### flow/config.mk
export PLATFORM = sky130hd
export DESIGN_NAME = kosarka
export DESIGN_NICKNAME = kosarka
export VERILOG_FILES = /design/flow/design.v
export SDC_FILE = /design/flow/constraint.sdc
export NUM_CORES = 4
export LEC_CHECK = 0
export ABC_AREA = 1
export CAP_MARGIN = 5
export CORE_MARGIN = 6
export CORE_UTILIZATION = 42
export CTS_CLUSTER_SIZE = 93
export GPL_TIMING_DRIVEN = 1
export MAX_ROUTING_LAYER = met5
export PLACE_DENSITY_LB_ADDON = 0.16
export SETUP_SLACK_MARGIN = 0.54
export SLEW_MARGIN = 20
### flow/constraint.sdc
create_clock -name core_clock -period 7.82 [get_ports {clk}]
set_input_delay 1.5640 -clock core_clock [delete_from_list [all_inputs] [get_ports {clk}]]
set_output_delay 1.5640 -clock core_clock [all_outputs]
set_load 0.01 [all_outputs]
### flow/design.v
`timescale 1ns / 1ps
module bcd(clk, rst, broj, desetice, jedinice);
   input clk;                                               
   input rst;                                               
   input  [7:0] broj;                                       
   output reg [3:0] desetice;                               
   output reg [3:0] jedinice;                               
   reg [15:0] shift;                                        
   reg [3:0] i;                                             
   reg [15:0] t;                                            
   always @(posedge clk)
   begin
      if (rst)
         i <= 4'd0;
      else
      begin
         t = shift;
         if (i == 0)                                        
         begin
            t[15:8] = 8'd0;
            t[7:0] = broj;
         end
         if (i < 8)                                         
         begin
            if (t[11:8] >= 5)                               
               t[11:8] = t[11:8] + 4'd3;                    
            if (t[15:12] >= 5)                              
               t[15:12] = t[15:12] + 4'd3;                  
            t = t << 1;                                     
            shift <= t;
            i <= i + 4'd1;
         end
         else                                               
         begin
            desetice <= shift[15:12];
            jedinice <= shift[11:8];
            i <= 4'd0;
         end
      end
   end
endmodule
`timescale 1ns / 1ps
module kosarka(
      input clk,                                            
      input rst,                                            
      input b0,b1,b2,b3,                                    
      input p0,p1,p2,                                       
      output a,b,c,d,e,f,g,dp,                              
      output [3:0] an                                       
    );
localparam [16:0] DIV_D = 17'd25;                           
localparam [28:0] DIV_V = 29'd500;                          
reg clkD,clkV;                                              
reg [16:0] brojacD;                                         
reg [28:0] brojacV;                                         
reg [7:0] vremeA,vremeB,rezulA,rezulB;                      
reg [3:0] displej;                                          
reg [6:0] s_seg;                                            
reg [3:0] cifra;                                            
reg stop;                                                   
wire [3:0] vremeAdesetice, vremeAjedinice, vremeBdesetice, vremeBjedinice;   
wire [3:0] rezulAdesetice, rezulAjedinice, rezulBdesetice, rezulBjedinice;   
reg stanjeB0, stanjeB1, stanjeB2, stanjeB3;                 
bcd bcd_vremeA(clk, rst, vremeA, vremeAdesetice, vremeAjedinice);
bcd bcd_vremeB(clk, rst, vremeB, vremeBdesetice, vremeBjedinice);            
bcd bcd_rezulA(clk, rst, rezulA, rezulAdesetice, rezulAjedinice);
bcd bcd_rezulB(clk, rst, rezulB, rezulBdesetice, rezulBjedinice);
wire tickD = (brojacD == DIV_D) && !clkD;                   
wire tickV = (brojacV == DIV_V) && !clkV;                   
reg n_stop, n_s0, n_s1, n_s2, n_s3;
reg [7:0] n_rezulA, n_rezulB;
reg [3:0] n_displej, n_cifra;
always @(*)
   begin
      n_stop = stop;
      n_s0 = stanjeB0; n_s1 = stanjeB1; n_s2 = stanjeB2; n_s3 = stanjeB3;
      n_rezulA = rezulA; n_rezulB = rezulB;
      n_displej = displej; n_cifra = cifra;
      if(vremeA==0 && vremeB==0)                            
         n_stop = 1'b1;                                     
      case({p2,cifra})
         5'b00111: begin n_displej = vremeBjedinice; n_cifra = 4'b1110; end
         5'b01110: begin n_displej = vremeBdesetice; n_cifra = 4'b1101; end   
         5'b01101: begin n_displej = vremeAjedinice; n_cifra = 4'b1011; end
         5'b01011: begin n_displej = vremeAdesetice; n_cifra = 4'b0111; end
         5'b10111: begin n_displej = rezulBjedinice; n_cifra = 4'b1110; end
         5'b11110: begin n_displej = rezulBdesetice; n_cifra = 4'b1101; end   
         5'b11101: begin n_displej = rezulAjedinice; n_cifra = 4'b1011; end
         5'b11011: begin n_displej = rezulAdesetice; n_cifra = 4'b0111; end
         default: ;
      endcase
      if(b0 == 1'b1)
         n_s0 = 1'b1;                                       
      if(n_s0==1'b1 && b0 == 1'b0)                          
      begin
         n_stop = ~n_stop;                                  
         n_s0 = 1'b0;
      end
      if(b1 == 1'b1)
         n_s1 = 1'b1;                                       
      if(n_s1==1'b1 && b1 == 1'b0)
      begin
         case({p1,p0})
            2'b00: n_rezulB = n_rezulB+8'd3;                
            2'b01: n_rezulB = n_rezulB-8'd3;
            2'b10: n_rezulA = n_rezulA+8'd3;
            2'b11: n_rezulA = n_rezulA-8'd3;
         endcase
         n_s1 = 1'b0;
      end
      if(b2 == 1'b1)
         n_s2 = 1'b1;                                       
      if(n_s2==1'b1 && b2 == 1'b0)
      begin
         case({p1,p0})
            2'b00: n_rezulB = n_rezulB+8'd2;                
            2'b01: n_rezulB = n_rezulB-8'd2;
            2'b10: n_rezulA = n_rezulA+8'd2;
            2'b11: n_rezulA = n_rezulA-8'd2;
         endcase
         n_s2 = 1'b0;
      end
      if(b3 == 1'b1)
         n_s3 = 1'b1;                                       
      if(n_s3==1'b1 && b3 == 1'b0)
      begin
         case({p1,p0})
            2'b00: n_rezulB = n_rezulB+8'd1;                
            2'b01: n_rezulB = n_rezulB-8'd1;
            2'b10: n_rezulA = n_rezulA+8'd1;
            2'b11: n_rezulA = n_rezulA-8'd1;
         endcase
         n_s3 = 1'b0;
      end
   end
always @(posedge clk)
   begin
      if (rst)
      begin
         clkD <= 1'b0; clkV <= 1'b0;
         brojacD <= 17'd0; brojacV <= 29'd0;
         vremeA <= 8'd40; vremeB <= 8'd0;                   
         rezulA <= 8'd0; rezulB <= 8'd0;
         displej <= 4'b0110;
         s_seg <= 7'd0;
         cifra <= 4'b1110;
         stop <= 1'b1;
         stanjeB0 <= 1'b0; stanjeB1 <= 1'b0; stanjeB2 <= 1'b0; stanjeB3 <= 1'b0;
      end
      else
      begin
         if(brojacD==DIV_D)                                 
         begin
            clkD <= ~clkD;
            brojacD <= 17'd1;
         end
         else
            brojacD <= brojacD+17'd1;
         if(brojacV==DIV_V)                                 
         begin
            clkV <= ~clkV;
            brojacV <= 29'd1;
         end
         else
            brojacV <= brojacV+29'd1;
         case(displej)
            4'd0 : s_seg <= 7'b1000000;                     
            4'd1 : s_seg <= 7'b1111001;                     
            4'd2 : s_seg <= 7'b0100100;                     
            4'd3 : s_seg <= 7'b0110000;                     
            4'd4 : s_seg <= 7'b0011001;                     
            4'd5 : s_seg <= 7'b0010010;                     
            4'd6 : s_seg <= 7'b0000010;                     
            4'd7 : s_seg <= 7'b1111000;                     
            4'd8 : s_seg <= 7'b0000000;                     
            4'd9 : s_seg <= 7'b0010000;                     
            default : s_seg <= 7'b1000000;                  
         endcase
         if (tickV)                                         
         begin
            if(stop==0)                                     
            begin
               if(vremeB==0)                                
               begin
                  vremeB <= 8'd59;                          
                  vremeA <= vremeA-8'd1;                    
               end
               else
                  vremeB <= vremeB-8'd1;
            end
         end
         if (tickD)                                         
         begin
            stop <= n_stop;
            stanjeB0 <= n_s0; stanjeB1 <= n_s1; stanjeB2 <= n_s2; stanjeB3 <= n_s3;
            rezulA <= n_rezulA; rezulB <= n_rezulB;
            displej <= n_displej;
            cifra <= n_cifra;
         end
      end
   end
assign an = cifra;
assign {g, f, e, d, c, b, a} = s_seg;                       
assign dp = 1'b1;                                           
endmodule
### flow/run.sh
#!/bin/bash
# the make line also repeats each setting of config.mk as NAME=value (left out here)
make -C /OpenROAD-flow-scripts/flow DESIGN_CONFIG=/design/flow/config.mk WORK_HOME=/design/flow/orfs CLKGATE_MAP_FILE= finish
==> notes.md, run 1 <==
Status on the layout run. Max-slew check failures listed in the final report amount to 0. TritonCTS built the clock tree. Number of hold-repair buffers added at the cts stage landed at 0. Summing the areas of all fa, ha and maj instances in the mapped netlist gives about 5.8% of the synthesized area. Number of cells in Yosys stat landed at around 1500.

Cell depth of the worst min-delay path landed at 2. Diode insertion count for antenna repair landed at 0. Period utilization landed at slightly below 70%.

Dividing the detail-routed via count by the number of cells gives between 5 and 6. For this design, the slowest cell found on the critical path is sky130_fd_sc_hd__clkdlybuf4s50_1. In the post-synthesis netlist, the biggest area contributors are sky130_fd_sc_hd__edfxtp_1 (24%), sky130_fd_sc_hd__dfxtp_1 (20%), sky130_fd_sc_hd__nand2_1 (10%). Initial antenna violation count landed at 0.

Routed via count landed at 9409. Area of all sequential standard cells landed at slightly above 5000 um2. Per the repair_timing log after CTS, setup buffers inserted total 0. The detailed router finished its first iteration with 571 violations. From left edge to right edge, the die measures roughly 180 um. Worst ir drop on vdd landed at around 130 uV.

The commonest register cell is sky130_fd_sc_hd__dfxtp_1. Entering global routing, the biggest net connects roughly 42 pins. Area fraction in and, or, nand and nor cells after synthesis landed at 26.8%.

Post-synth tally of flip-flops with integrated enable landed at 92. In this run, the synthesized area fraction spent on xor and xnor cells is recorded as between 3 and 4%. The routed design could run at a clock period as short as 5.39 ns. met1 track demand over resource after global routing is 20.6%. After synthesis, flip-flops and latches occupy between 40% and 50% of the total area. The worst register-to-register path ends at rezulA[6]$_SDFFE_PP0P_. The internal power of the cells totals roughly 1.9 mW. Post-synthesis cell count landed at approximately 1500. The run finished with no timing, DRC or antenna violations. In the post-synthesis netlist, the cell with the most instances is sky130_fd_sc_hd__nand2_1.

The layer flagged by global routing as most heavily used is met2. Net count of the mapped netlist landed at between 1500 and 2000. STA classifies the critical path endpoint as a register.

Clock net sink count landed at approximately 210. The die is ~180 um tall. Per the synthesis report, the AND-OR/OR-AND share of the synthesized area is approximately an eighth. In this run the core area contains 60 standard-cell rows. Per-cell routed wire length landed at approximately 13 um. The final report gives the core utilization as between 40% and 50%. Across all checked pins, the minimum headroom to the slew limit is between 30% and 40%. By count the netlist is led by sky130_fd_sc_hd__nand2_1 (317), sky130_fd_sc_hd__inv_1 (215), sky130_fd_sc_hd__dfxtp_1 (116), sky130_fd_sc_hd__nor2_1 (116), sky130_fd_sc_hd__nand3_1 (99).

For this run, the total global-route usage over all layers was measured as 15.8%. Delay contributed by the slowest stage of the critical path landed at 0.79 ns. CTS built an H-tree with a depth of 1. The share of the core area taken by cells at floorplan is ~43%.

After clock tree synthesis, the clock-pin slew on the worst setup and hold paths is ~0.060 ns. The first global-routing pass estimated roughly 42 mm of wire. The first detailed-routing pass took 5 iterations. TritonRoute reported its final design rule violation total as 0. Total wire length landed at 24.9 mm. STA lists the maximum fanout along the critical path as 15. Core outline area landed at 27000 um2. Summed over its instances, the top area cell type makes up a little under a quarter of the synthesized netlist area. The finished design was reported to have a net count of 1562.

The cell that appears most often on the critical path is sky130_fd_sc_hd__nand2_1. Switching power as a share of total power landed at between 20% and 30%. Placer congestion estimate landed at around 0.86. For the final routed database, the setup TNS stands at 0 ns.

Share of async-settable or async-resettable flops after synthesis landed at 0%. The chip occupies between 30000 and 40000 um2. STA lists the startpoint of the worst hold path as stanjeB3$_SDFFE_PP0P_. TritonCTS created 24 clock buffers. Setup skew after layout landed at around 0.0065 ns.

Reported leakage power landed at about 5.4 nW. Fraction of power consumed by sequential logic landed at about half. The last timing report of the flow puts the setup violation total at 0.

Netlist area before placement landed at 11600 um2. For the sequential group, total power comes out at between 1 and 1.5 mW. Yosys reports a chip area of between 10000 and 15000 um2. The script extracted a net switching power of 0.606 mW. The synthesis run shows multiplexers occupying 0% of the cell area. Top-level I/O count landed at 21.

Path length in cells of the critical path landed at 30. STA lists the startpoint of the worst register-to-register path as rezulA[0]$_SDFFE_PP0P_. The Yosys step of the flow raised 2 warnings. Number of distinct library cell variants in the gate-level netlist after synthesis landed at 62. The launch point of the critical path was reported as p0.

Buffers placed on the I/O ports in this run total 19. Among the non-sequential cells, simple AND/OR/NAND/NOR gates take the most area. Total grt overflow landed at 0.

Required time at the worst-slack endpoint landed at 8.26 ns. Arrival time reported for the critical path endpoint landed at a little under 6 ns. Number of global-route vias before repair landed at 9016. The synthesized design spends more area on one cell type than any other, namely sky130_fd_sc_hd__edfxtp_1.

Number of cells upsized or downsized after cts landed at 0. Post-synthesis sequential element count landed at 208. Per the post-route antenna check, the number of violating nets is 0. The layout has between 2000 and 3000 filler cells. Of the total power, the clock network draws 42.6%. Number of cells traversed by the worst register-to-register path landed at 28.

In the global route stage, met3 resource usage came out at 2.37%. The largest share of the power goes to registers. Number of buffers and inverters on the critical path landed at 5. By startpoint and endpoint, the worst setup path is classified as input pin to register. The flow reports that combinational logic draws ~8.3% of the design power. Half-perimeter wire length after detailed placement landed at about 18 mm. Layout overhead on the synthesized area landed at 11.2%. Power attributed to combinational cells is between 0.2 and 0.25 mW. The kind of cell with the highest combined delay along the critical path is simple AND/OR/NAND/NOR gates.

Logic area landed at roughly 5500 um2. The most critical min-delay path falls under register to register. OpenSTA lists the critical path endpoint as rezulA[6]$_SDFFE_PP0P_.

CTS reports a maximum clock tree buffer depth of 3. Setup slack on the worst reg-to-reg path comes out at around 4.2 ns. Clock network power landed at roughly 1.1 mW. The later pin in the worst-skew pair is clocked with a latency of around 0.5 ns. Total number of warnings across the stage logs landed at between 40 and 50. Global routing used a little over a quarter of the available met2 tracks. Total power density per cell area landed at slightly below 200 nW/um2. Maximum frequency from static timing analysis landed at roughly 0.19 GHz. Actual transition at the worst max-transition pin landed at 0.926 ns. Setup repair after global routing left no endpoint under its margin.

The worst setup path is launched from an input pin. The root buffer cell chosen for the clock tree is sky130_fd_sc_hd__clkbuf_16. The run reported a max-capacitance violation count of 0.

Total count of hold-check failures in the final report landed at 0. Each instance of the synthesized netlist takes up on average between 7 and 8 um2. The worst hold path terminates at stanjeB3$_SDFFE_PP0P_.
[per-layer routing]
metal,up-vias,share of wire [%]
met2,149,47
met4,0,2.6
met5,-,0
li1,4948,-
met1,4258,47
met3,54,3.7
[through the flow]
stage / setup WS, ns / cells / total power, mW / hold WS, ns / instance area, um2
6_report: 2.43 / 1859 / 2.50 / 0.450 / 12900
5_1_grt: 2.08 / 1859 / 2.63 / 0.474 / 12900
4_1_cts: 2.50 / 1859 / 2.53 / 0.452 / 12900
3_5_place_dp: 1.97 / 1815 / 1.46 / 0.443 / 12200
3_3_place_gp: 2.09 / 1815 / 1.46 / 0.437 / 12200
2_1_floorplan: 3.18 / 1475 / 1.41 / 0.426 / 11600
[cell type report]
type | instances | area share (%)
clock buffer | 30 | 5.06
clock inverter | 14 | 0.774
inverter | 235 | 6.86
multi-input combinational | 1004 | 42.8
sequential | 208 | 39.3
tap | 341 | 3.30
timing repair buffer | 27 | 1.90
==> run 2: changes to the inputs <==
CAP_MARGIN = 20   (was 5)
CORE_MARGIN = 2   (was 6)
CORE_UTILIZATION = 69   (was 42)
CTS_CLUSTER_DIAMETER = 373   (was default)
CTS_CLUSTER_SIZE = default   (was 93)
GPL_TIMING_DRIVEN = default   (was 1)
MAX_ROUTING_LAYER = default   (was met5)
PLACE_DENSITY_LB_ADDON = default   (was 0.16)
SETUP_SLACK_MARGIN = default   (was 0.54)
clock period = 4.06 ns   (was 7.82 ns; I/O delays follow)
==> run 2 against run 1 <==
  * Wire length grew 7.0%
  * Worst hold slack barely moved
  * Final area is 3.4% higher
  * Critical path depth decreased by 5
  * Sequential share of layout area shrank 1.3 points
  * Register-to-register slack got worse by 3.6 ns
  * Critical path type unchanged
  * Critical endpoint unchanged
  * Clock power rose by 92%
  * Final cell count is 3.0% lower
  * Clock-buffer cell count decreased by 5
  * Sequential power grew 93%
  * Die area is 44% lower
  * Via count is 7.6% higher
==> notes.md, run 2 <==
Status on the layout run. OpenSTA lists the critical path startpoint as p0. The number of global-route vias before repair is 9365 (+3.9%). For reference, the top cells by area after synthesis are sky130_fd_sc_hd__edfxtp_1 (24%), sky130_fd_sc_hd__dfxtp_1 (20%), sky130_fd_sc_hd__nand2_1 (10%). Sorting the synthesized cells by how often they occur yields sky130_fd_sc_hd__nand2_1 (317), sky130_fd_sc_hd__inv_1 (215), sky130_fd_sc_hd__dfxtp_1 (116), sky130_fd_sc_hd__nor2_1 (116), sky130_fd_sc_hd__nand3_1 (99). The fraction of power consumed by sequential logic came to 48.7% (-0.4 points). Period utilization landed at 96.3% (+27 points). Reported combinational group power landed at 0.445 mW (+110%). The number of cells traversed by the worst register-to-register path came to 28 (unchanged).

The tree is rooted in a sky130_fd_sc_hd__clkbuf_16. Clock net sink count landed at 208 (unchanged). Largest fanout on the critical path landed at 4 (-11). Delay contributed by the slowest stage of the critical path landed at 0.48 ns (-0.31 ns).

The worst hold path belongs to the class register to register. The iteration-0 DRC count of the detailed router came to 729 (+28%). Adder-cell share of the synthesized area landed at 5.83% (unchanged).

Path length in cells of the critical path landed at 25 (-17%). The cell depth of the worst min-delay path came to 2 (unchanged). The post-synthesis cell count came to 1475 (unchanged). Looking at the hold checks, the worst path lands on stanjeB1$_SDFFE_PP0P_.

For this run the top cell type by instance count after synthesis was sky130_fd_sc_hd__nand2_1. Number of max-slew violations in the final report landed at 0 (unchanged). The routed via count is 10100 (+7.6%).

The area reported by Yosys stat is 11600 um2 (unchanged). The reported max-cap violation count was 0 (unchanged). The portion of netlist area occupied by mux cells came to 0% (unchanged). Worst slack after detailed placement landed at -0.440 ns (-2.41 ns).

In this design, the critical path's most frequently occurring cell is sky130_fd_sc_hd__nand2_1. The actual transition at the worst max-transition pin is 0.916 ns (-0.0105 ns). Yosys warning count landed at 2 (unchanged).

The slack of the worst reg-to-reg path is 0.63 ns (-3.55 ns). OpenSTA lists the critical path endpoint as rezulA[6]$_SDFFE_PP0P_. The synthesized area per cell is 7.89 um2 (unchanged). Post-synthesis sequential element count landed at 208 (unchanged). The floorplan row count was 47 (-22%).

The detailed-router iteration count before antenna repair is 5 (unchanged). Clock network power landed at 2.05 mW (+92%). Cell internal power dissipation landed at 3.66 mW (+93%). The post-CTS repair timing setup buffer count is 0 (unchanged). The number of setup violations in the final report was 0 (unchanged).

Worst-case setup margin in the final layout landed at 0.151 ns (-2.27 ns). STA lists the endpoint of the worst register-to-register path as rezulA[6]$_SDFFE_PP0P_. The number of nets in the layout came to 1629 (+4.3%).

The total grt overflow is 0 (unchanged). Switching power landed at 1.21 mW (+99%). The required time at the worst-slack endpoint came to 4.52 ns (-3.74 ns). Top-area cell type share of the netlist area landed at 23.7% (unchanged). Number of cells in Yosys stat landed at 1475 (unchanged). The post-synthesis xor/xnor area fraction is 3.01% (unchanged). The placer congestion estimate is 0.909 (+5.6%).

The cell type that accounts for the most area after synthesis is sky130_fd_sc_hd__edfxtp_1. The clock network power share is 42.2% (-0.4 points). Of all power groups, the one with the highest power is registers. In this run the layout overhead on the synthesized area is reported as 14.9%. The synthesis run identifies the leading combinational cell family as simple AND/OR/NAND/NOR gates. Half-perimeter wire length after detailed placement landed at 18.8 mm (+2.3%). Total number of warnings across the stage logs landed at 48 (+4.3%).

STA classifies the critical path endpoint as a register. The area fraction in and, or, nand and nor cells after synthesis is 26.8% (unchanged). The core outline area came to 16500 um2 (-39%). Final non-filler cell total landed at 1804 (-3.0%).

The kind of cell with the highest combined delay along the critical path is simple AND/OR/NAND/NOR gates. The worst setup path is of the input pin to register kind. Share of async-settable or async-resettable flops after synthesis landed at 0% (unchanged). The chip height came to 134 um (-25%). Arrival time reported for the critical path endpoint landed at 4.37 ns (-1.47 ns). The share of synthesized cell area in and-or and or-and compound cells is 11.9% (unchanged). The netlist area before placement was 11600 um2 (unchanged). The remaining antenna violation count after routing was 0 (unchanged). TritonCTS built the clock tree. Global-route wire length before repair landed at 43.3 mm (+2.1%). The slowest stage of the critical path is the sky130_fd_sc_hd__clkdlybuf4s50_1 cell. The TritonCTS buffer count is 22 (-8.3%). The highest clock rate this design can be run at is ~0.26 GHz.

Post-synth the commonest register cell is sky130_fd_sc_hd__dfxtp_1. For the finished layout, the period the worst path requires is between 3 and 4 ns. Later-pin clock latency in the skew report landed at 0.52 ns (about the same). In this run the critical register-to-register path is launched from rezulA[0]$_SDFFE_PP0P_. The post-synth tally of flip-flops with integrated enable was 92 (unchanged). Area of the chip landed at 17900 um2 (-44%). Post-route DRC violation count landed at 0 (unchanged). The reported leakage power was 5.71 nW (+6.1%).

Routed via count divided by cell count landed at 5.61 (+11%). Headroom to the max-slew limit landed at 38.8% (+1.1 points). Switching power as a share of total power landed at 24.8% (+0.60 points).

Register area share after synthesis landed at 43.7% (unchanged). Initial antenna violation count landed at 1 (+1). Die boundary width landed at 134 um (-25%). The number of buffers and inverters on the critical path was 3 (-2). The total power density per cell area is 364 nW/um2 (+88%). The per-cell routed wire length is 14.8 um (+10%). The top-level I/O count was 21 (unchanged). The cell count after placement was 1763 (-2.9%). The initial cell density of the core is 70.4% (+27 points). Worst ir drop on vdd landed at 420 uV (+220%).

In this run the most critical hold path is launched from stanjeB1$_SDFFE_PP0P_. Post-CTS clock slew at the launch and capture registers of the worst setup and hold paths landed at 0.06 ns (about the same). The flow ran to the end and the layout has no timing, DRC or antenna violations. The worst setup path is launched from an input pin.

The number of buffers between clock root and the deepest sink came to 3 (unchanged). Pin count of the biggest net entering global routing landed at 28 (-33%). The combined global-route utilization of all metal layers came to 29.4% (+14 points).

The power attributed to sequential cells was 2.37 mW (+93%). The number of input and output port buffers inserted was 19 (unchanged). The total wire length was 26.7 mm (+7.0%).

The net count of the mapped netlist is 1537 (unchanged). The number of distinct library cell variants in the gate-level netlist after synthesis is 62 (unchanged). The combinational fraction of design power was 9.1% (+0.8 points). The total number of H-tree levels came to 1 (unchanged). The total count of hold-check failures in the final report was 0 (unchanged). The setup skew after layout was 0.0170 ns (+0.0105 ns).
run 2: final cells by class:
type                       instances  area, um2
multi-input combinational       1004       5600
sequential                       208       5080
fill                            1135       3160
inverter                         235        887
timing repair buffer              96        773
clock buffer                      25        562
tap                              220        275
clock inverter                    15        181
antenna                            1       2.50
run 2: metal layers:
metal | wire length, um | GRT usage [%] | part of all wire [%]
met1 | 11700 | 39.2 | 44
met5 | 0 | 0 | 0
met2 | 13000 | 51.0 | 49
met4 | 563 | 7.39 | 2.1
met3 | 1430 | 4.01 | 5.4
run 2: repair_timing:
action | in CTS | in global routing
gates resized | 0 | 23
setup endpoints to repair | 0 | 8
hold buffers | 0 | 0
run 2: stage by stage:
stage | power, mW | util (%) | area [um2] | hold WS (ns) | TNS [ns]
after detailed placement | 2.84 | 75.9 | 12500 | 0.438 | -2.81
after CTS | 4.88 | 80.4 | 13300 | 0.453 | 0
final | 4.87 | 80.9 | 13400 | 0.449 | 0
after floorplan | 2.71 | - | 11600 | 0.426 | 0
after global placement | 2.82 | 75.9 | 12500 | 0.436 | -1.81
after global routing | 5.03 | 80.9 | 13400 | 0.466 | -0.136
==> run 3: changes to the inputs <==
CORE_MARGIN = 8   (was 2)
CORE_UTILIZATION = 51   (was 69)
CTS_CLUSTER_DIAMETER = 66   (was 373)
HOLD_SLACK_MARGIN = 0.29   (was default)
MIN_ROUTING_LAYER = met2   (was default)
PLACE_DENSITY_LB_ADDON = 0.26   (was default)
SLEW_MARGIN = 5   (was 20)
clock period = 10.0 ns   (was 4.06 ns; I/O delays follow)
==> run 3 against run 2 <==
  * Area after synthesis did not move
  * Final area down 3.6%
  * Via count grew 32%
  * Clock skew hardly changed
  * Flip-flop count is the same
  * Critical path type unchanged
  * Critical endpoint unchanged
  * Largest cell class unchanged
  * Largest power group unchanged
==> notes.md, run 3 <==
Status on the layout run. Total power density per cell area landed at 157 nW/um2 (-57%). Chip height landed at 167 um (+25%). The cell depth of the worst min-delay path is 2 (unchanged).

The half-perimeter wire length after detailed placement came to 18.0 mm (-4.1%). The launch point of the worst register-to-register path is recorded as rezulA[0]$_SDFFE_PP0P_. TritonCTS built the clock tree. Path length in cells of the critical path landed at 31 (+24%). Total number of H-tree levels landed at 1 (unchanged). Final non-filler cell total landed at 1802 (-0.11%). Number of buffers between clock root and the deepest sink landed at 3 (unchanged). The path with the worst hold slack has its endpoint at stanjeB3$_SDFFE_PP0P_. The Yosys warning count came to 2 (unchanged). The netlist area before placement was 11600 um2 (unchanged). Number of buffers and inverters on the critical path landed at 5 (+2). Adder-cell share of the synthesized area landed at 5.83% (unchanged). The total count of hold-check failures in the final report is 0 (unchanged).

The placer congestion estimate was 0.917 (+0.79%). The cell area after layout is 12900 um2 (-3.6%). Period utilization landed at 59.8% (-36 points). Switching power landed at 0.509 mW (-58%). The overall power of the completed layout was 2.02 mW (-58%). Fraction of power consumed by sequential logic landed at 47.5% (-1.2 points). The min-delay analysis places its worst path in the category register to register. The routed via count divided by cell count was 7.43 (+32%).

By area, the combinational part of the netlist is dominated by simple AND/OR/NAND/NOR gates. The cell area reported after detailed placement was 12100 um2 (-3.7%). Largest fanout on the critical path landed at 23 (+19). The number of global-route vias before repair came to 13600 (+45%). Sorting the synthesized cells by area gives the leading types as sky130_fd_sc_hd__edfxtp_1 (24%), sky130_fd_sc_hd__dfxtp_1 (20%), sky130_fd_sc_hd__nand2_1 (10%). Synthesized area per cell landed at 7.89 um2 (unchanged).

The total grt overflow is 0 (unchanged). The top-level I/O count was 21 (unchanged). Register area share after synthesis landed at 43.7% (unchanged).

The number of cells in Yosys stat came to 1475 (unchanged). The worst setup path is captured at a register. Number of max-slew violations in the final report landed at 0 (unchanged). The combinational fraction of design power is 8.4% (-0.7 points).

The setup TNS after final layout came to 0 ns (unchanged). Arrival time reported for the critical path endpoint landed at 6.42 ns (+2.05 ns). The worst-case setup margin in the final layout was 4.02 ns (+3.87 ns). The worst ir drop on vdd came to 132 uV (-68%). The area reported by Yosys stat came to 11600 um2 (unchanged). Delay contributed by the slowest stage of the critical path landed at 0.94 ns (+0.46 ns). The number of setup violations in the final report came to 0 (unchanged). The post-route DRC violation count came to 0 (unchanged). Pin count of the biggest net entering global routing landed at 42 (+50%). Routed via count landed at 13400 (+32%). The flow ran to the end and the layout has no timing, DRC or antenna violations. The number of hold-repair buffers added at the cts stage was 0 (unchanged). The global-route wire length before repair came to 42.7 mm (-1.3%). The share of synthesized cell area in and-or and or-and compound cells is 11.9% (unchanged). The initial cell density of the core came to 51.7% (-19 points). The post-synthesis cell count is 1475 (unchanged). For reference, the critical path is launched at p0. Slack of the worst reg-to-reg path landed at 6.23 ns (+5.60 ns). The number of inserted filler cells in the final layout is 2047 (+80%). Portion of netlist area occupied by mux cells landed at 0% (unchanged). The actual transition at the worst max-transition pin was 1.01 ns (+0.0960 ns). The detailed-router iteration count before antenna repair is 13 (+8).

In this run the clock root is driven by a sky130_fd_sc_hd__clkbuf_16. For this run the top cell type by instance count after synthesis was sky130_fd_sc_hd__nand2_1. The area fraction in and, or, nand and nor cells after synthesis was 26.8% (unchanged). The worst slack after detailed placement was 3.65 ns (+4.09 ns).

Cell internal power dissipation landed at 1.52 mW (-59%). The number of input and output port buffers inserted came to 19 (unchanged). The headroom to the max-slew limit came to 32.6% (-6.3 points). Post-CTS clock slew at the launch and capture registers of the worst setup and hold paths landed at 0.06 ns (about the same). The remaining antenna violation count after routing came to 0 (unchanged).

The area of the chip is 27900 um2 (+56%). Switching power as a share of total power landed at 25.1% (+0.31 points). The post-CTS repair timing setup buffer count is 0 (unchanged). Number of distinct library cell variants in the gate-level netlist after synthesis landed at 62 (unchanged). The reported leakage power was 5.38 nW (-5.7%). Setup repair after global routing left no endpoint under its margin. The per-cell routed wire length came to 14.3 um (-3.1%). The number of cells traversed by the worst register-to-register path was 28 (unchanged).

The worst setup path is of the input pin to register kind. The diode insertion count for antenna repair was 0 (-1). Post-synth the commonest register cell is sky130_fd_sc_hd__dfxtp_1. Clock network power share landed at 44.1% (+1.9 points). Total wire length landed at 25.8 mm (-3.2%). In this run the critical register-to-register path is captured at rezulA[6]$_SDFFE_PP0P_.

Net count of the mapped netlist landed at 1537 (unchanged). Post-synthesis xor/xnor area fraction landed at 3.01% (unchanged). The power attributed to sequential cells was 0.962 mW (-59%). The worst setup path is launched from an input pin. TritonCTS buffer count landed at 25 (+14%). Initial antenna violation count landed at 0 (-1). Time the worst path needs with I/O delays and setup landed at between 5 and 6 ns.

The post-synth tally of flip-flops with integrated enable is 92 (unchanged). The clock network power came to 0.893 mW (-56%). Top-area cell type share of the netlist area landed at 23.7% (unchanged).

The cell count after placement is 1756 (-0.40%). Per the timing report, the achievable frequency comes out to 0.167 GHz. The reported max-cap violation count is 0 (unchanged).

The kind of cell with the highest combined delay along the critical path is simple AND/OR/NAND/NOR gates. The number of nets in the layout is 1560 (-4.2%). Die boundary width landed at 167 um (+25%).

The post-synthesis sequential element count came to 208 (unchanged). Reported combinational group power landed at 0.170 mW (-62%). In this design, the critical path's most frequently occurring cell is sky130_fd_sc_hd__nand2_1. Floorplan row count landed at 55 (+17%).

Layout overhead on the synthesized area landed at 10.8%. The total number of warnings across the stage logs is 46 (-4.2%). The core outline area was 22500 um2 (+36%).

The setup skew after layout came to 0.0174 ns (+0.000407 ns). The required time at the worst-slack endpoint came to 10.44 ns (+5.92 ns). The number of cells upsized or downsized after cts was 0 (unchanged). Per report_power, the top consumer among the power groups is registers. Combined global-route utilization of all metal layers landed at 27.4% (-2.1 points). Later-pin clock latency in the skew report landed at 0.53 ns (about the same). After synthesis, the most frequently instantiated cells are sky130_fd_sc_hd__nand2_1 (317), sky130_fd_sc_hd__inv_1 (215), sky130_fd_sc_hd__dfxtp_1 (116), sky130_fd_sc_hd__nor2_1 (116), sky130_fd_sc_hd__nand3_1 (99).

Looking at area per cell type in the netlist, the leader is sky130_fd_sc_hd__edfxtp_1. OpenSTA lists the critical path endpoint as rezulA[6]$_SDFFE_PP0P_. For this design, the slowest cell found on the critical path is sky130_fd_sc_hd__clkdlybuf4s50_1. The iteration-0 DRC count of the detailed router was 2322 (+220%).

The worst hold path begins at stanjeB3$_SDFFE_PP0P_. The clock net sink count is 208 (unchanged). Share of async-settable or async-resettable flops after synthesis landed at 0% (unchanged).
-- run 3: area by class of cell --
class                      instances  area [um2]  area share [%]
tap                              285         357            2.77
inverter                         235         887            6.88
clock buffer                      30         654            5.08
multi-input combinational       1004        5530            42.9
clock inverter                    16         148            1.15
sequential                       208        5080            39.5
timing repair buffer              24         223            1.73
-- run 3: through the flow --
step	util (%)	hold WS, ns
5_1_grt	57.3	0.474
4_1_cts	57.3	0.453
3_5_place_dp	53.7	0.439
2_1_floorplan	-	0.426
6_report	57.3	0.453
3_3_place_gp	53.7	0.438
-- run 3: routing by layer --
layer | part of all wire [%] | routed length (um) | global-route usage, % | up-vias
li1 | - | - | - | 4898
met1 | 0 | 0 | - | 4902
met2 | 53 | 13700 | 33.5 | 3221
met3 | 39 | 9980 | 36.0 | 358
met4 | 8.0 | 2080 | 4.54 | 4
met5 | 0.26 | 67 | 4.34 | -
==> run 4: changes to the inputs <==
CORE_MARGIN = 2   (was 8)
CORE_UTILIZATION = 71   (was 51)
CTS_CLUSTER_DIAMETER = default   (was 66)
HOLD_SLACK_MARGIN = default   (was 0.29)
MIN_ROUTING_LAYER = default   (was met2)
PLACE_DENSITY_LB_ADDON = default   (was 0.26)
SETUP_SLACK_MARGIN = 0.6   (was default)
SLEW_MARGIN = 20   (was 5)
clock period = 3.99 ns   (was 10.0 ns; I/O delays follow)
==> run 4 against run 3 <==
  * Still clean on timing, DRC and antenna
  * Worst hold slack better by 0.0092 ns
  * Combinational power rose to 2.9 times the previous value
  * Worst setup slack worse by 3.5 ns
  * Via count down 19%
  * Non-clock buffer count up 101
  * Die area down 38%
  * Flip-flop count unchanged
  * Synthesized cell count unchanged
==> notes.md, run 4 <==
Status on the layout run. The routed via count divided by cell count came to 5.91 (-20%). For hold timing, the worst endpoint is brojacV[18]$_SDFF_PP0_. Switching power landed at 1.24 mW (+140%).

Combinational fraction of design power landed at 9.7% (+1.3 points). Largest fanout on the critical path landed at 3 (-87%). TritonCTS buffer count landed at 22 (-12%). The register area share after synthesis was 43.7% (unchanged). The die boundary width came to 132 um (-21%). Post-synthesis xor/xnor area fraction landed at 3.01% (unchanged). Number of cells traversed by the worst register-to-register path landed at 28 (unchanged).

Final non-filler cell total landed at 1828 (+1.4%). The area fraction in and, or, nand and nor cells after synthesis was 26.8% (unchanged). Per STA, the endpoint of the critical path is rezulB[6]$_SDFFE_PP0P_. Floorplan row count landed at 46 (-16%). The net count of the mapped netlist is 1537 (unchanged).

Per the hold report, the tightest min-delay path originates at brojacV[18]$_SDFF_PP0_. Placer congestion estimate landed at 0.908 (-0.96%). Between the synthesized netlist and the finished layout, the area growth was recorded as 20.9%. Post-synthesis sequential element count landed at 208 (unchanged).

The critical path is of the input pin to register type. The total grt overflow was 0 (unchanged). The cell depth of the worst min-delay path is 2 (unchanged). Top-level I/O count landed at 21 (unchanged). The actual transition at the worst max-transition pin was 0.916 ns (-0.0951 ns). The number of hold-repair buffers added at the cts stage came to 0 (unchanged). Total number of warnings across the stage logs landed at 51 (+11%).

Reported combinational group power landed at 0.491 mW (+190%). Required time at the worst-slack endpoint landed at 4.36 ns (-6.08 ns). Iteration-0 DRC count of the detailed router landed at 1235 (-47%). The later-pin clock latency in the skew report came to 0.52 ns (about the same).

Setup repair after global routing could not meet its margin everywhere. Number of inserted filler cells in the final layout landed at 806 (-61%). Clock network power share landed at 42.3% (-1.8 points). Number of max-slew violations in the final report landed at 0 (unchanged).

Number of distinct library cell variants in the gate-level netlist after synthesis landed at 62 (unchanged). STA classifies the critical path startpoint as an input pin. Reported max-cap violation count landed at 0 (unchanged). The clock network power was 2.13 mW (+140%). The total count of hold-check failures in the final report is 0 (unchanged). Adder-cell share of the synthesized area landed at 5.83% (unchanged).

Hold slack landed at 0.462 ns (+0.00920 ns). The diode insertion count for antenna repair is 0 (unchanged). Number of input and output port buffers inserted landed at 19 (unchanged). The run finished with no timing, DRC or antenna violations.

The worst hold path belongs to the class register to register. Fraction of power consumed by sequential logic landed at 47.9% (+0.4 points). Yosys warning count landed at 2 (unchanged).

The top-area cell type share of the netlist area was 23.7% (unchanged). Clock net sink count landed at 208 (unchanged). Initial antenna violation count landed at 0 (unchanged).

The setup skew after layout is 0.0202 ns (+0.00281 ns). Share of synthesized cell area in and-or and or-and compound cells landed at 11.9% (unchanged). Remaining antenna violation count after routing landed at 0 (unchanged).

The worst register-to-register path ends at rezulA[6]$_SDFFE_PP0P_. Per the synthesis report, the dominant area consumer among library cells is sky130_fd_sc_hd__edfxtp_1. Per STA, the library cell used most along the worst path is sky130_fd_sc_hd__nand2_1.

The area of the chip came to 17400 um2 (-38%). Derived from the worst setup path, the maximum achievable clock frequency is roughly 0.29 GHz. Share of async-settable or async-resettable flops after synthesis landed at 0% (unchanged).

For this run, the leading register cell type out of synthesis is sky130_fd_sc_hd__dfxtp_1. Total power density per cell area landed at 358 nW/um2 (+130%). The core outline area was 15900 um2 (-29%). Post-synth tally of flip-flops with integrated enable landed at 92 (unchanged).

Number of cells in Yosys stat landed at 1475 (unchanged). The path length in cells of the critical path was 29 (-6.5%). The initial cell density of the core came to 73.0% (+21 points). Of the combinational cells, the family taking the most area is simple AND/OR/NAND/NOR gates. The worst ir drop on vdd is 421 uV (+220%).

Of all power groups, the one with the highest power is registers. Synthesized area per cell landed at 7.89 um2 (unchanged). The root buffer cell chosen for the clock tree is sky130_fd_sc_hd__clkbuf_16.

The area reported by Yosys stat came to 11600 um2 (unchanged). Global-route wire length before repair landed at 46.8 mm (+9.6%). The period utilization is 87.9% (+28 points).

The chip height is 132 um (-21%). The total wire length came to 30.5 mm (+18%). The half-perimeter wire length after detailed placement was 18.7 mm (+3.8%).

Post-synthesis cell count landed at 1475 (unchanged). Delay contributed by the slowest stage of the critical path landed at 0.41 ns (-0.53 ns). Number of global-route vias before repair landed at 10100 (-26%).

OpenSTA lists the critical path startpoint as p0. Switching power as a share of total power landed at 24.6% (-0.59 points). Cell count after placement landed at 1764 (+0.46%). Power attributed to sequential cells landed at 2.41 mW (+150%). The headroom to the max-slew limit came to 38.4% (+5.8 points). Total number of H-tree levels landed at 1 (unchanged). Number of nets in the layout landed at 1658 (+6.3%).

The post-route DRC violation count is 0 (unchanged). Per the STA report, the cell with the highest stage delay on the worst path is sky130_fd_sc_hd__fa_2. Looking at the reg2reg group, the worst path starts from rezulA[0]$_SDFFE_PP0P_. Detailed-router iteration count before antenna repair landed at 7 (-6). The cell internal power dissipation was 3.80 mW (+150%). Routed via count landed at 10800 (-19%). The number of setup violations in the final report came to 0 (unchanged). Arrival time reported for the critical path endpoint landed at 3.87 ns (-2.55 ns). The number of buffers between clock root and the deepest sink is 3 (unchanged). Portion of netlist area occupied by mux cells landed at 0% (unchanged). TritonCTS built the clock tree.

Number of buffers and inverters on the critical path landed at 8 (+3). Slack of the worst reg-to-reg path landed at 0.60 ns (-5.63 ns). Yosys reports that the most numerous cell types are sky130_fd_sc_hd__nand2_1 (317), sky130_fd_sc_hd__inv_1 (215), sky130_fd_sc_hd__dfxtp_1 (116), sky130_fd_sc_hd__nor2_1 (116), sky130_fd_sc_hd__nand3_1 (99).

The main area contributors are sky130_fd_sc_hd__edfxtp_1 (24%), sky130_fd_sc_hd__dfxtp_1 (20%), sky130_fd_sc_hd__nand2_1 (10%). The netlist area before placement is 11600 um2 (unchanged). In the post-synthesis netlist, the cell with the most instances is sky130_fd_sc_hd__nand2_1. Reported leakage power landed at 5.96 nW (+11%). The worst setup path is captured at a register. The clock period could shrink to roughly 3.5 ns. The pin count of the biggest net entering global routing is 29 (-31%). Setup TNS after final layout landed at 0 ns (unchanged). Combined global-route utilization of all metal layers landed at 32.1% (+4.7 points). The per-cell routed wire length was 16.7 um (+16%).

The kind of cell with the highest combined delay along the critical path is adder cells. The post-CTS clock slew at the launch and capture registers of the worst setup and hold paths came to 0.06 ns (about the same).
-- run 4: metrics by stage --
step	worst slack [ns]	total power [mW]	utilization (%)	area (um2)
floorplan	0.424	2.77	-	11700
global placement	-0.219	2.87	79.5	12700
detailed placement	-0.363	2.89	79.5	12700
CTS	0.577	5.01	85.2	13600
global route	0.267	5.18	88.2	14100
finish	0.484	5.03	88.2	14100
-- run 4: repair_timing --
item                       4_1_cts  5_1_grt
buffers inserted                13       11
pin swaps                       26       51
setup endpoints to repair       10        9
resized                         20       91
-- run 4: final cells by class --
| cell class | count | area, um2 | area share, % |
|---|---|---|---|
| repair buffers | 125 | 1050 | 7.44 |
| well taps | 216 | 270 | 1.92 |
| inverters | 235 | 908 | 6.46 |
| clock buffers | 30 | 611 | 4.34 |
| flip-flops and latches | 208 | 5090 | 36.2 |
| multi-input cells | 1004 | 5990 | 42.6 |
| clock inverters | 10 | 150 | 1.07 |
-- run 4: per-layer routing --
metal,wire (um),GRT usage (%)
met5,0,0
met4,1240,10.9
met3,2410,4.61
met2,15000,55.6
met1,11900,41.3
==> run 5: changes to the inputs <==
ABC_AREA = default   (was 1)
CORE_UTILIZATION = 61   (was 71)
CTS_CLUSTER_SIZE = 62   (was default)
SETUP_SLACK_MARGIN = 1.48   (was 0.6)
TNS_END_PERCENT = 75   (was default)
clock period = 9.81 ns   (was 3.99 ns; I/O delays follow)
==> run 5 against run 4 <==
  * Still clean on timing, DRC and antenna
  * Die area is 17% higher
  * Via count decreased by 17%
  * Flip-flop count did not move
  * Critical path type unchanged
==> notes.md, run 5 <==
Status on the layout run. The total grt overflow came to 0 (unchanged). In this run the critical register-to-register path is launched from rezulB[1]$_SDFFE_PP0P_. In the setup report, the worst path falls into the class input pin to register. Overall power of the completed layout landed at 2.00 mW (-60%). The share of async-settable or async-resettable flops after synthesis came to 0% (unchanged).

Cell internal power dissipation landed at 1.52 mW (-60%). Diode insertion count for antenna repair landed at 0 (unchanged). Looking at hold timing, the worst path starts from stanjeB3$_SDFFE_PP0P_.

The worst ir drop on vdd came to 139 uV (-67%). The top-area cell type share of the netlist area came to 23.6% (-0.15 points). The post-synthesis sequential element count is 208 (unchanged).

The total number of warnings across the stage logs came to 48 (-5.9%). The clock network power was 0.849 mW (-60%). The sum of routed wire segments on met1 came to 11.4 mm (-4.1%). Yosys warning count landed at 2 (unchanged).

Per-cell routed wire length landed at 15.5 um (-7.0%). Global-route wire length before repair landed at 40.1 mm (-14%). The switching power came to 0.476 mW (-62%).

In the post-synthesis netlist, the cell with the most instances is sky130_fd_sc_hd__nand2_1. The total wire length is 24.0 mm (-21%). Post-route DRC violation count landed at 0 (unchanged). Floorplan row count landed at 50 (+8.7%). The area of the chip is 20300 um2 (+17%).

Total count of hold-check failures in the final report landed at 0 (unchanged). Number of setup violations in the final report landed at 0 (unchanged). The delay contributed by the slowest stage of the critical path is 0.69 ns (+0.28 ns). The flow ran to the end and the layout has no timing, DRC or antenna violations. The half-perimeter wire length after detailed placement came to 16.2 mm (-14%). The adder-cell share of the synthesized area is 5.88% (+0.048 points). Area fraction in and, or, nand and nor cells after synthesis landed at 24.8% (-2.0 points). Core outline area landed at 18800 um2 (+18%). Required time at the worst-slack endpoint landed at 10.20 ns (+5.84 ns).

Routed length on met2 landed at 10.9 mm (-27%). Sorting the synthesized cells by area gives the leading types as sky130_fd_sc_hd__edfxtp_1 (24%), sky130_fd_sc_hd__dfxtp_1 (20%), sky130_fd_sc_hd__nand2_1 (5.6%). Synthesized area per cell landed at 8.99 um2 (+14%). Post-synthesis cell count landed at 1303 (-12%). Remaining antenna violation count after routing landed at 0 (unchanged). The number of cells upsized or downsized after cts is 0 (-100%). The switching power as a share of total power is 23.8% (-0.76 points). According to the timing report, the critical path is launched from p1. The total power density per cell area came to 157 nW/um2 (-56%). Layout overhead on the synthesized area landed at 8.69%. Among the non-sequential cells, simple AND/OR/NAND/NOR gates take the most area. The combinational fraction of design power is 8.5% (-1.2 points). Cell depth of the worst min-delay path landed at 2 (unchanged). The number of cells traversed by the worst register-to-register path was 17 (-39%). The period utilization was 71.9% (-16 points). Reported max-cap violation count landed at 0 (unchanged).

Number of buffers and inverters on the critical path landed at 3 (-5). After synthesis, the most frequently instantiated cells are sky130_fd_sc_hd__nand2_1 (176), sky130_fd_sc_hd__nor2_1 (154), sky130_fd_sc_hd__dfxtp_1 (116). The post-CTS repair timing setup buffer count was 0 (-13). The area of all sequential standard cells came to 5080 um2 (about the same). Routed via count landed at 8960 (-17%). The initial cell density of the core is 62.4% (-11 points). The capture point of the critical path was reported as rezulB[7]$_SDFFE_PP0P_.

Chip height landed at 143 um (+8.0%). Power attributed to sequential cells landed at 0.980 mW (-59%). Number of nets in the layout landed at 1356 (-18%). The most critical min-delay path falls under register to register. The cell family contributing the most delay on the critical path is simple AND/OR/NAND/NOR gates. In this run the clock root is driven by a sky130_fd_sc_hd__clkbuf_16. Netlist area before placement landed at 11700 um2 (+0.65%).

Share of the core filled with cells in the final layout landed at 67.8% (-20 points). The critical path's slowest stage uses the library cell sky130_fd_sc_hd__nand2b_1. The slack of the worst reg-to-reg path came to 5.37 ns (+4.77 ns). The post-CTS clock slew at the launch and capture registers of the worst setup and hold paths is 0.06 ns (about the same).

Die boundary width landed at 143 um (+8.0%). The number of global-route vias before repair came to 8232 (-18%). Largest fanout on the critical path landed at 29 (+26). Clock net sink count landed at 208 (unchanged). The post-synthesis xor/xnor area fraction came to 7.54% (+4.5 points).

Number of hold-repair buffers added at the cts stage landed at 0 (unchanged). Detailed-router iteration count before antenna repair landed at 5 (-2). The number of max-slew violations in the final report was 0 (unchanged). Setup TNS after final layout landed at 0 ns (unchanged). The commonest register cell is sky130_fd_sc_hd__dfxtp_1. Routed via count divided by cell count landed at 5.80 (-1.9%).

The area reported by Yosys stat came to 11700 um2 (+0.65%). The highest layer touched by signal routing is met4. TritonCTS built the clock tree. The top-level I/O count came to 21 (unchanged). The logic area came to 6160 um2 (+2.8%). The worst setup path is captured at a register. Of all cell types, the one taking the most synthesized area is sky130_fd_sc_hd__edfxtp_1. The arrival time reported for the critical path endpoint came to 7.44 ns (+3.57 ns).

For the worst reg-to-reg path, the endpoint reported by OpenROAD is rezulB[7]$_SDFFE_PP0P_. The number of inserted filler cells in the final layout was 1522 (+89%). The share of synthesized cell area in and-or and or-and compound cells came to 12.3% (+0.32 points).

The register area share after synthesis is 43.4% (-0.28 points). Post-synth tally of flip-flops with integrated enable landed at 92 (unchanged). The iteration-0 DRC count of the detailed router was 508 (-59%). The worst setup path is launched from an input pin. The number of cells in Yosys stat was 1303 (-12%).

The later-pin clock latency in the skew report is 0.51 ns (about the same). The combined global-route utilization of all metal layers came to 24.0% (-8.1 points). Reported leakage power landed at 4.80 nW (-19%). Maximum frequency from static timing analysis landed at roughly 0.14 GHz. The total number of H-tree levels is 1 (unchanged). Final non-filler cell total landed at 1545 (-15%). After layout, the minimum clock period comes to just over 7 ns.

The number of distinct library cell variants in the gate-level netlist after synthesis was 88 (+42%). The fraction of power consumed by sequential logic was 49.0% (+1.1 points). Initial antenna violation count landed at 0 (unchanged).

Setup skew after layout landed at 0.00742 ns (-0.0128 ns). Actual transition at the worst max-transition pin landed at 0.887 ns (-0.0298 ns). STA shows the worst min-delay path finishing at stanjeB3$_SDFFE_PP0P_.

Portion of netlist area occupied by mux cells landed at 2.08% (+2.1 points). The headroom to the max-slew limit was 40.4% (+2.0 points). The reported combinational group power is 0.170 mW (-65%). The path length in cells of the critical path is 19 (-34%). The pin count of the biggest net entering global routing is 57 (+97%). The TritonCTS buffer count is 23 (+4.5%). The clock network power share came to 42.5% (+0.2 points). The net count of the mapped netlist was 1365 (-11%). Setup repair after global routing left no endpoint under its margin. Cell count after placement landed at 1503 (-15%).

Per STA, the worst path is made up of clkdlybuf4s50_1 -> buf_4 -> nand2b_1 -> inv_1 -> maj3_1 -> xnor2_1 -> nand2_1 -> xnor2_1 -> ha_1 -> nor2b_1 -> nand4_1 -> nand4b_1 -> o21bai_1 -> nand4_1 -> o311ai_4 -> or4_1 -> mux2i_1 -> mux2i_1 -> mux2_1. Routed length on met3 landed at 1.09 mm (-55%). The placer congestion estimate is 0.946 (+4.2%). Number of buffers between clock root and the deepest sink landed at 3 (unchanged). The number of input and output port buffers inserted came to 19 (unchanged).

Per report_power, the top consumer among the power groups is registers.
## run 5: layout make-up
class	count	share of cell area [%]
multi-input combinational	987	48.4
inverter	45	1.33
sequential	208	40.0
timing repair buffer	29	2.04
clock buffer	32	5.27
clock inverter	10	0.698
tap	234	2.30
## run 5: routing by layer
layer	vias to the layer above	GRT usage, %
li1	4576	-
met1	4146	33.9
met2	193	38.4
met3	45	3.40
met4	0	7.09
met5	-	0
## run 5: through the flow
| stage | setup slack, ns | instance area [um2] | hold WS, ns |
|---|---|---|---|
| final | 2.76 | 12700 | 0.448 |
| after global routing | 2.40 | 12700 | 0.465 |
| after CTS | 2.84 | 12700 | 0.450 |
| after detailed placement | 2.32 | 12000 | 0.442 |
| after global placement | 2.31 | 12000 | 0.438 |
| after floorplan | 3.32 | 11700 | 0.432 |
==> run 6: changes to the inputs <==
ABC_AREA = 1   (was default)
CAP_MARGIN = 40   (was 20)
CORE_UTILIZATION = 71   (was 61)
CTS_CLUSTER_SIZE = 39   (was 62)
HOLD_SLACK_MARGIN = 0.28   (was default)
PLACE_DENSITY_LB_ADDON = 0.09   (was default)
SETUP_SLACK_MARGIN = 1.19   (was 1.48)
TNS_END_PERCENT = default   (was 75)
clock period = 3.99 ns   (was 9.81 ns; I/O delays follow)
==> run 6 against run 5 <==
  * Worst hold slack improved by 0.014 ns
  * Final cell count rose by 19%
  * Global-route usage rose by 11 points
  * Sequential power rose by 150%
  * Register-to-register slack got worse by 5.1 ns
  * Die area fell by 14%
  * Highest routed layer unchanged
  * Clock skew rose by 0.0068 ns
  * Non-clock buffer count rose by 107
  * Utilization rose by 21 points
  * Worst setup slack got worse by 2.5 ns
  * Critical path depth rose by 7
==> notes.md, run 6 <==
Status on the layout run. Post-synthesis sequential element count landed at 208 (unchanged). Post-CTS clock slew at the launch and capture registers of the worst setup and hold paths landed at 0.07 ns (about the same). Total power density per cell area landed at 353 nW/um2 (+120%). Headroom to the max-slew limit landed at 44.7% (+4.3 points). The critical path ends at rezulB[7]$_SDFFE_PP0P_. Clock network power share landed at 40.9% (-1.6 points).

The placer congestion estimate came to 0.938 (-0.85%). The run finished with no timing, DRC or antenna violations. Die boundary width landed at 132 um (-7.4%).

Total number of H-tree levels landed at 1 (unchanged). Remaining antenna violation count after routing landed at 0 (unchanged). The post-route DRC violation count is 0 (unchanged).

The share of async-settable or async-resettable flops after synthesis was 0% (unchanged). Per-cell routed wire length landed at 18.4 um (+19%). The synthesized area per cell came to 7.89 um2 (-12%). Clock net sink count landed at 208 (unchanged). The post-synth tally of flip-flops with integrated enable was 92 (unchanged).

The setup skew after layout came to 0.0142 ns (+0.00682 ns). Among the non-sequential cells, simple AND/OR/NAND/NOR gates take the most area. Number of cells traversed by the worst register-to-register path landed at 22 (+5). The initial cell density of the core came to 73.0% (+11 points). Actual transition at the worst max-transition pin landed at 0.823 ns (-0.0638 ns).

On the critical path, the stage with the largest delay is an instance of sky130_fd_sc_hd__fa_2. Looking at the cell usage after synthesis, the top flip-flop cell is sky130_fd_sc_hd__dfxtp_1. Broken down by cell family, the worst path's largest delay share belongs to simple AND/OR/NAND/NOR gates. sky130_fd_sc_hd__edfxtp_1 takes more of the synthesized area than any other cell. Top-area cell type share of the netlist area landed at 23.7% (+0.15 points). After synthesis, the cell types taking the most area are sky130_fd_sc_hd__edfxtp_1 (24%), sky130_fd_sc_hd__dfxtp_1 (20%), sky130_fd_sc_hd__nand2_1 (10%). The worst setup path is of the input pin to register kind. Number of nets in the layout landed at 1672 (+23%). Reported max-cap violation count landed at 0 (unchanged). Per the hold report, the tightest min-delay path originates at brojacV[18]$_SDFF_PP0_. Period utilization landed at 92.5% (+21 points). The fraction of power consumed by sequential logic came to 48.6% (-0.4 points).

Half-perimeter wire length after detailed placement landed at 19.7 mm (+22%). Number of global-route vias before repair landed at 11000 (+34%). Area of the chip landed at 17400 um2 (-14%). The top-level I/O count came to 21 (unchanged).

The total count of hold-check failures in the final report was 0 (unchanged). The startpoint identified for the worst register-to-register timing path is rezulB[0]$_SDFFE_PP0P_. Overall power of the completed layout landed at 4.98 mW (+150%). The total number of warnings across the stage logs is 49 (+2.1%). The share of synthesized cell area in and-or and or-and compound cells is 11.9% (-0.32 points). Switching power landed at 1.31 mW (+170%). Number of setup violations in the final report landed at 0 (unchanged). The number of buffers between clock root and the deepest sink was 3 (unchanged). Later-pin clock latency in the skew report landed at 0.53 ns (+0.02 ns).

Setup repair after global routing could not meet its margin everywhere. Per the CTS log, the root buffer master is sky130_fd_sc_hd__clkbuf_16. Cell depth of the worst min-delay path landed at 2 (unchanged).

The netlist area before placement was 11600 um2 (-0.64%). The number of cells in Yosys stat is 1475 (+13%). STA reports the tightest min-delay check as being of type register to register.

Detailed-router iteration count before antenna repair landed at 8 (+3). The post-synthesis xor/xnor area fraction was 3.01% (-4.5 points). The number of input and output port buffers inserted came to 19 (unchanged).

The most frequently used library cell after synthesis is sky130_fd_sc_hd__nand2_1. Clock network power landed at 2.03 mW (+140%). Among the stages of the critical path, the cell type that occurs most often is sky130_fd_sc_hd__nand2_1. The portion of netlist area occupied by mux cells is 0% (-2.1 points). Routed via count landed at 11500 (+28%). Largest fanout on the critical path landed at 4 (-86%). Total grt overflow landed at 0 (unchanged). The combinational fraction of design power was 10.5% (+2.0 points). Slack of the worst reg-to-reg path landed at 0.31 ns (-5.06 ns). Initial antenna violation count landed at 0 (unchanged). Area reported by Yosys stat landed at 11600 um2 (-0.64%).

The Yosys warning count came to 2 (unchanged). The diode insertion count for antenna repair is 0 (unchanged). The worst setup path is launched from an input pin. Number of max-slew violations in the final report landed at 0 (unchanged).

Looking at the group totals, the largest power group turns out to be registers. Number of buffers and inverters on the critical path landed at 10 (+7). Reported leakage power landed at 5.96 nW (+24%). Total wire length landed at 33.9 mm (+41%). Arrival time reported for the critical path endpoint landed at 4.11 ns (-3.33 ns). The floorplan row count was 46 (-8.0%). Looking at the hold checks, the worst path lands on brojacV[18]$_SDFF_PP0_. The adder-cell share of the synthesized area is 5.83% (-0.048 points).

The area fraction in and, or, nand and nor cells after synthesis was 26.8% (+2.0 points). Reported combinational group power landed at 0.524 mW (+210%). The hold slack is 0.462 ns (+0.0141 ns). Combined global-route utilization of all metal layers landed at 35.3% (+11 points). Net count of the mapped netlist landed at 1537 (+13%). The clock period could shrink to around 3.7 ns. The delay contributed by the slowest stage of the critical path came to 0.38 ns (-0.31 ns). The routed via count divided by cell count is 6.24 (+7.6%). TritonCTS built the clock tree. By count the netlist is led by sky130_fd_sc_hd__nand2_1 (317), sky130_fd_sc_hd__inv_1 (215), sky130_fd_sc_hd__dfxtp_1 (116), sky130_fd_sc_hd__nor2_1 (116), sky130_fd_sc_hd__nand3_1 (99). In this run the worst setup path begins at p1. The pin count of the biggest net entering global routing came to 41 (-28%). The required time at the worst-slack endpoint was 4.41 ns (-5.79 ns).

Iteration-0 DRC count of the detailed router landed at 1417 (+180%). Layout overhead on the synthesized area landed at 21.1%. Path length in cells of the critical path landed at 26 (+7). Number of distinct library cell variants in the gate-level netlist after synthesis landed at 62 (-30%). Chip height landed at 132 um (-7.4%).

The global-route wire length before repair is 51.0 mm (+27%). Power attributed to sequential cells landed at 2.42 mW (+150%). Maximum frequency from static timing analysis landed at 0.271 GHz. Register area share after synthesis landed at 43.7% (+0.28 points).

The worst setup path is captured at a register. Share of the core filled with cells in the final layout landed at 88.4% (+21 points). Cell internal power dissipation landed at 3.67 mW (+140%). The post-synthesis cell count is 1475 (+13%). TritonCTS buffer count landed at 23 (unchanged). The worst ir drop on vdd was 406 uV (+190%). Core outline area landed at 15900 um2 (-15%). The worst register-to-register path ends at rezulB[7]$_SDFFE_PP0P_.

The switching power as a share of total power came to 26.3% (+2.5 points).
==> run 6: final cells by class <==
type | count | area (um2)
clock inverter | 12 | 106
clock buffer | 30 | 602
multi-input combinational | 1004 | 5990
tap | 216 | 270
sequential | 208 | 5090
inverter | 235 | 913
fill | 758 | 1850
timing repair buffer | 136 | 1120
timing repair inverter | 2 | 10.0
==> run 6: repair_timing <==
| item | CTS | global route |
|---|---|---|
| resized | 57 | 62 |
| buffers inserted | 24 | 14 |
| pin swaps | 59 | 32 |
| cloned | 0 | 2 |
| endpoints found under the setup margin | 15 | 25 |
| hold buffers | 0 | 0 |
==> run 6: metrics by stage <==
stage / std cells / setup slack, ns / setup TNS (ns) / area, um2
floorplan: 1475 / 0.424 / 0 / 11700
global placement: 1760 / -0.227 / -1.09 / 12600
detailed placement: 1761 / -0.357 / -2.10 / 12700
CTS: 1827 / 0.738 / 0 / 13700
global route: 1843 / 0.0775 / 0 / 14100
finish: 1843 / 0.300 / 0 / 14100
==> run 6: layer usage <==
metal | GRT usage, % | vias up | part of all wire (%)
li1 | - | 5171 | -
met1 | 41.5 | 5280 | 36
met2 | 62.0 | 794 | 48
met3 | 6.04 | 251 | 10
met4 | 18.3 | 0 | 6.3
met5 | 0 | - | 0
==> run 7: changes to the inputs <==
ABC_AREA = 0   (was 1)
CAP_MARGIN = 20   (was 40)
CORE_UTILIZATION = 72   (was 71)
CTS_CLUSTER_DIAMETER = 208   (was default)
CTS_CLUSTER_SIZE = 30   (was 39)
HOLD_SLACK_MARGIN = default   (was 0.28)
PLACE_DENSITY = 0.37   (was default)
PLACE_DENSITY_LB_ADDON = default   (was 0.09)
SETUP_SLACK_MARGIN = 0.34   (was 1.19)
==> run 7 against run 6 <==
  * Now fails the layout checks on setup timing
  * Global-route usage shrank 5.3 points
  * Final area shrank 4.7%
  * Via count shrank 14%
  * Critical path type unchanged
==> notes.md, run 7 <==
Status on the layout run. The run finished, with violations left. The layout checks failed on setup timing. The diode insertion count for antenna repair is 0 (unchanged). Actual transition at the worst max-transition pin landed at 0.744 ns (-0.0785 ns). Number of global-route vias before repair landed at 9444 (-14%). Switching power as a share of total power landed at 24.6% (-1.6 points).

Floorplan row count landed at 46 (unchanged). The cell sitting at the root of the clock tree is a sky130_fd_sc_hd__clkbuf_16. The share of async-settable or async-resettable flops after synthesis came to 0% (unchanged). Top-area cell type share of the netlist area landed at 23.6% (-0.15 points).

The post-synthesis xor/xnor area fraction was 7.54% (+4.5 points). Portion of netlist area occupied by mux cells landed at 2.08% (+2.1 points). The per-cell routed wire length is 16.8 um (-8.6%). Period utilization landed at 108% (+15 points). The required time at the worst-slack endpoint was 4.35 ns (-0.06 ns). Listed in order, past its start point the critical path passes buf_6 -> nand2b_4 -> ha_4 -> a21o_1 -> maj3_2 -> xnor2_2 -> nand2_2 -> xnor2_2 -> ha_4 -> or3_4 -> a21oi_4 -> nor3b_4 -> xnor2_2 -> nand2b_1 -> or4_1 -> mux2i_1 -> mux2i_1 -> mux2_1.

The number of setup violations in the final report was 6 (+6). Layout overhead on the synthesized area landed at 14.6%. Clock network power landed at 1.17 mW (-42%).

Yosys attributes the largest share of cell area to sky130_fd_sc_hd__edfxtp_1 (24%), sky130_fd_sc_hd__dfxtp_1 (20%), sky130_fd_sc_hd__nand2_1 (5.6%). Worst slack after detailed placement landed at -1.21 ns (-0.857 ns). The synthesis report names the predominant flop master as sky130_fd_sc_hd__dfxtp_1. In the synthesized netlist, the dominant kind of combinational cell is simple AND/OR/NAND/NOR gates.

Number of nets in the layout landed at 1465 (-12%). The final non-filler cell total was 1623 (-12%). Remaining antenna violation count after routing landed at 0 (unchanged).

The total wire length is 27.3 mm (-20%). Chip height landed at 132 um (-0.36%). In this design, the critical path's most frequently occurring cell is sky130_fd_sc_hd__xnor2_2.

The area fraction in and, or, nand and nor cells after synthesis is 24.8% (-2.0 points). The routed via count divided by cell count was 6.09 (-2.3%). The critical path is of the input pin to register type. Post-route DRC violation count landed at 0 (unchanged).

Per the STA report, the cell with the highest stage delay on the worst path is sky130_fd_sc_hd__or4_1. The maximum frequency from static timing analysis is 0.232 GHz (-14%). Area of the chip landed at 17300 um2 (-0.73%). The netlist area before placement was 11700 um2 (+0.65%). The TritonCTS buffer count came to 10 (-57%). Headroom to the max-slew limit landed at 50.3% (+5.6 points).

Slack of the worst reg-to-reg path landed at -0.19 ns (-0.50 ns). Die boundary width landed at 132 um (-0.36%). The post-synthesis cell count is 1303 (-12%). The global-route wire length before repair came to 44.0 mm (-14%). Delay contributed by the slowest stage of the critical path landed at 0.47 ns (+0.09 ns). According to the timing report, the critical path is launched from p1. The cell internal power dissipation was 3.06 mW (-17%). The total grt overflow was 0 (unchanged). The reported combinational group power is 0.474 mW (-9.5%). STA lists the startpoint of the worst hold path as stanjeB0$_SDFFE_PP0P_. Share of synthesized cell area in and-or and or-and compound cells landed at 12.3% (+0.32 points). Clock network power share landed at 28.9% (-12 points). Pin count of the biggest net entering global routing landed at 32 (-22%). The half-perimeter wire length after detailed placement came to 18.3 mm (-7.4%). The post-synth tally of flip-flops with integrated enable came to 92 (unchanged). Power attributed to sequential cells landed at 2.41 mW (about the same). The arrival time reported for the critical path endpoint came to 4.67 ns (+0.56 ns). Synthesized area per cell landed at 8.99 um2 (+14%). The number of distinct library cell variants in the gate-level netlist after synthesis was 88 (+42%). Placer congestion estimate landed at 0.918 (-2.1%). TritonCTS built the clock tree.

Register area share after synthesis landed at 43.4% (-0.28 points). Setup skew after layout landed at 0.0137 ns (-0.000559 ns). For hold timing, the worst endpoint is stanjeB0$_SDFFE_PP0P_. Following the worst setup path forward leads to its endpoint at rezulB[7]$_SDFFE_PP0P_. The routed via count is 9887 (-14%). The number of input and output port buffers inserted was 19 (unchanged). The total count of hold-check failures in the final report is 0 (unchanged).

The synthesis stats list as the most numerous cell sky130_fd_sc_hd__nand2_1. The tightest min-delay check is of the register to register type. Path length in cells of the critical path landed at 18 (-31%). Among cell families on the critical path, the largest total delay comes from simple AND/OR/NAND/NOR gates. The worst-case setup margin in the final layout came to -0.318 ns (-0.618 ns).

Number of max-slew violations in the final report landed at 0 (unchanged). The core outline area is 15900 um2 (-0.36%). The post-CTS clock slew at the launch and capture registers of the worst setup and hold paths was 0.12 ns (+0.05 ns). The number of cells in Yosys stat was 1303 (-12%). The largest part of the power goes to registers.

The detailed-router iteration count before antenna repair came to 5 (-3). The iteration-0 DRC count of the detailed router was 835 (-41%). Setup repair after global routing could not meet its margin everywhere. The total number of warnings across the stage logs came to 51 (+4.1%). The clock net sink count was 208 (unchanged). Reported max-cap violation count landed at 0 (unchanged).

The combinational fraction of design power came to 11.7% (+1.2 points). The total power density per cell area came to 302 nW/um2 (-14%). In the synthesized netlist, the cells that appear most often are sky130_fd_sc_hd__nand2_1 (176), sky130_fd_sc_hd__nor2_1 (154), sky130_fd_sc_hd__dfxtp_1 (116).

Cell depth of the worst min-delay path landed at 2 (unchanged). sky130_fd_sc_hd__edfxtp_1 takes more of the synthesized area than any other cell. Yosys warning count landed at 2 (unchanged).

The area reported by Yosys stat is 11700 um2 (+0.65%). The number of hold-repair buffers added at the cts stage was 0 (unchanged). Switching power landed at 1.00 mW (-24%). The initial antenna violation count was 0 (unchanged). The setup TNS after final layout is -0.682 ns (-0.682 ns). STA classifies the critical path endpoint as a register. The initial cell density of the core is 73.7% (+0.74 points). The largest fanout on the critical path is 6 (+2).

The number of buffers between clock root and the deepest sink was 3 (unchanged). Time the worst path needs with I/O delays and setup landed at 4.31 ns (+0.618 ns). The worst setup path is launched from an input pin. Adder-cell share of the synthesized area landed at 5.88% (+0.048 points). The combined global-route utilization of all metal layers was 30.0% (-5.3 points).

The top-level I/O count came to 21 (unchanged). Per the timing report, the most critical flop-to-flop path originates at rezulB[0]$_SDFFE_PP0P_. Cell count after placement landed at 1589 (-9.8%). Worst ir drop on vdd landed at 434 uV (+6.9%). The net count of the mapped netlist was 1365 (-11%). Post-synthesis sequential element count landed at 208 (unchanged). The later-pin clock latency in the skew report is 0.47 ns (-0.06 ns).

The reported leakage power is 5.25 nW (-12%). Number of cells traversed by the worst register-to-register path landed at 16 (-27%). In this run the critical register-to-register path is captured at rezulB[7]$_SDFFE_PP0P_. Number of buffers and inverters on the critical path landed at 1 (-9). Fraction of power consumed by sequential logic landed at 59.5% (+11 points). The total number of H-tree levels is 1 (unchanged).
[run 7: layout make-up]
class	count	area (um2)
Fill cell	950	2460
Clock buffer	16	304
Multi-Input combinational cell	987	6400
Sequential cell	208	5080
Timing Repair Buffer	151	1200
Tap cell	216	270
Inverter	45	169
[run 7: stage by stage]
step / utilization, % / cell area [um2] / total power, mW / hold WS [ns]
floorplan: - / 11800 / 2.78 / 0.432
global placement: 80.5 / 12800 / 2.87 / 0.441
detailed placement: 80.5 / 12800 / 2.90 / 0.452
CTS: 83.5 / 13300 / 4.05 / 0.467
global route: 84.5 / 13400 / 4.20 / 0.497
finish: 84.5 / 13400 / 4.06 / 0.465
[run 7: what timing repair did]
item | in CTS | in global routing
resized | 27 | 23
pin swaps | 25 | 22
setup endpoints to repair | 12 | 10
setup buffers | 12 | 6
cloned | 0 | 0
[run 7: routing by layer]
layer | vias up | part of all wire [%] | GRT usage, %
li1 | 4770 | - | -
met1 | 4734 | 41 | 38.8
met2 | 314 | 51 | 54.8
met3 | 69 | 4.9 | 2.74
met4 | 0 | 2.5 | 6.52
met5 | - | 0 | 0
No activity file was given, so power comes from the tool's default toggle rates.
